Setup of v12:
==> flow/design.v (excerpt) <==
module tt_um_control_top #(
  parameter ADDRW = 24,
  parameter OPCODEW = 2,
  parameter REQ_QDEPTH = 4,
  parameter COMP_QDEPTH = 4
  ) (
    input  wire       ena,       
    input  wire       clk,       
    input  wire       rst_n,     
    input  wire [7:0] ui_in, 
    output wire [7:0] uo_out, 
    input  wire [7:0] uio_in,     
    output wire [7:0] uio_out, 
    output wire [7:0] uio_oe      
);
export LEC_CHECK = 0
export ABC_AREA = 0
export CAP_MARGIN = 25
export CORE_ASPECT_RATIO = 0.52
export CORE_MARGIN = 5
export CORE_UTILIZATION = 40
export CTS_CLUSTER_SIZE = 95
export PLACE_DENSITY = 0.65
export SETUP_SLACK_MARGIN = 0.3
export SLEW_MARGIN = 20
create_clock -name core_clock -period 5.14 [get_ports {clk}]
run.sh (not shown) runs the stock make flow with config.mk's settings and CLKGATE_MAP_FILE=.
In summary, v12 completed successfully, with a layout that passed the timing, design-rule and antenna checks.
What v4 does differently from v12 at the input level:
Settings: removing CTS_CLUSTER_SIZE (formerly 95); removing ABC_AREA (formerly 0); removing PLACE_DENSITY (formerly 0.65); changing CORE_UTILIZATION from 40 to 65; changing CORE_MARGIN from 5 to 2; removing SETUP_SLACK_MARGIN (formerly 0.3); changing CAP_MARGIN from 25 to 20; removing CORE_ASPECT_RATIO (formerly 0.52); changing the clock period (ns, I/O delays scaled along) from 5.14 to 4.49.
Findings:
The placeable core region of v4 was superior to that of v12.
Between v12 and v4, the via count of the routed design does not differ in any meaningful way.
v4 ended with more die height than v12.
Routed wire length (lower): v4
Changes observed in v4 relative to v12: clock buffer count from CTS went up by 21%, utilization after layout now larger.
## Diff of input files: v13 against v4
Settings: CORE_UTILIZATION now 70, was 65; CTS_CLUSTER_SIZE now 23, previously not set; the clock period (ns, I/O delays scaled along) now 3.26, was 4.49.
v13 reached the end of the flow, and the finished layout is clean on the timing, design-rule and antenna checks. When the final numbers for v13 and v4 were put side by side, the switching part of the total power turned out to be greater in v4. Critical path endpoint = uio_out[6]: v4; critical path endpoint = uo_out[4]: v13. A worst setup path startpoint of sha_fsm_inst.state[2] is what v13 shows, while aes_fsm_inst.state[1] belongs to v4. Changes observed in v13 relative to v4: core occupancy in the finished layout went up, via count of the routed design climbed about 1.2%.
Input changes introduced in v20 (baseline for comparison: v13):
Settings: ABC_AREA newly set to 1; CORE_UTILIZATION changed from 70 to 72; CORE_ASPECT_RATIO newly set to 0.99; SETUP_SLACK_MARGIN newly set to 0.77; CTS_CLUSTER_SIZE changed from 23 to 15; PLACE_DENSITY_LB_ADDON newly set to 0.03.
--- outcome ---
- Compare v20 and v13 | cell area after layout higher: v20
- Post-CTS setup buffer count, v20 and v13: lower on v13
- On v20: power share of the sequential group is 1.3 points lower than what v13 gave.
- Between v20 and v13, maximum frequency is lower for v13, v20 comes in above that.
- v20 vs v13 — placement-stage cell area rose 4.6%.
- The fraction of standard cell area that is sequential in v20 was lower than what v13 gave.
Changes in v56 relative to v20:
Settings: CAP_MARGIN: 20 -> 0; SETUP_SLACK_MARGIN: 0.77 -> 0.84; HOLD_SLACK_MARGIN: unset -> 0.29; SLEW_MARGIN: 20 -> 40; CTS_CLUSTER_DIAMETER: unset -> 397.
==> results <==
- Taking v20 as the reference point, the placed cell area of v56 rises by 0.47%.
- Global-route usage: v20 and v56 compared, lower one is v56
- The standard cells in v56 occupy less silicon area than those in v20 do.
- The power density normalized to cell area in v56 sits 5.6% below the value recorded for v20.
- Relative to v20, the setup slack of v56 is higher by 0.068 ns.
- On final hold slack, v20 loses to v56.
- Diff v20 -> v56: final critical path time including I/O delays and setup went down by 0.068 ns; met3 track demand over resource in global routing flat; leakage power summed over all cells shows a reduction of about 2.6%.


run A:
tt_um_control_top again, from the RTL that the note above started with.
Settings: LEC_CHECK=0, ABC_AREA=1, CAP_MARGIN=20, CORE_MARGIN=2, CORE_UTILIZATION=72, CTS_CLUSTER_DIAMETER=396, CTS_CLUSTER_SIZE=14, PLACE_DENSITY_LB_ADDON=0.04, SETUP_SLACK_MARGIN=0.9, SLEW_MARGIN=20; clock period 3.33 ns.
For run B, these inputs were changed with respect to run A:
Settings: clearing CTS_CLUSTER_DIAMETER, which used to be 396; clearing ABC_AREA, which used to be 1; clearing PLACE_DENSITY_LB_ADDON, which used to be 0.04; swapping 72 for 56 in CORE_UTILIZATION; clearing CTS_CLUSTER_SIZE, which used to be 14; clearing SETUP_SLACK_MARGIN, which used to be 0.9; swapping 3.33 for 3.31 in the clock period (ns, I/O delays scaled along).
==> comparison <==
Run B ends up with lower placed wire-length estimate than run A does. Routed length on met1 up about 1.7% in run B wrt run A. The via total after detailed routing in run B is 0.76 times that in run A. Taking run A over run B, the overall power after layout ratio works out to 1.07. Compared with run A, run B ends up with a smaller final cell area. There was hardly any difference in critical path data required time between run A and run B. Run A vs run B, last element of the critical path: uo_out[2] vs uo_out[4]. Aggregate global-route resource usage for run B: 8.8 points down relative to run A. What the final checks of run B revealed, after a flow that finished every stage, was a layout that fails on negative setup slack.
Inputs modified between run B and run C:
Settings: CTS_CLUSTER_DIAMETER now 225, previously not set; HOLD_SLACK_MARGIN now 0.28, previously not set; ABC_AREA now 1, previously not set; CORE_UTILIZATION now 72, was 56; SETUP_SLACK_MARGIN now 0.92, previously not set; PLACE_DENSITY_LB_ADDON now 0.05, previously not set; CTS_CLUSTER_SIZE now 10, previously not set.
[summary]
- Run C went all the way through synthesis, placement and routing and the layout is clean on timing, DRC and antenna.
- Average via count per standard cell: run C and run B compared, lower one is run C
- Compare run C and run B | fmax higher: run C
- Against run B, run C comes in 15% higher on total power consumption of the routed design.
- When run C is set beside run B, its count of buffers not belonging to the clock network in the layout turns out to be 31 larger.
- Run C has wire length on met1 below what run B had.
- Per the comparison of run C with run B, headroom to the max-slew limit up 1.9 points, combinational share of power now sits higher, final count of negative-setup-slack endpoints saw a decrease.
Power and IR drop assume default switching activity.
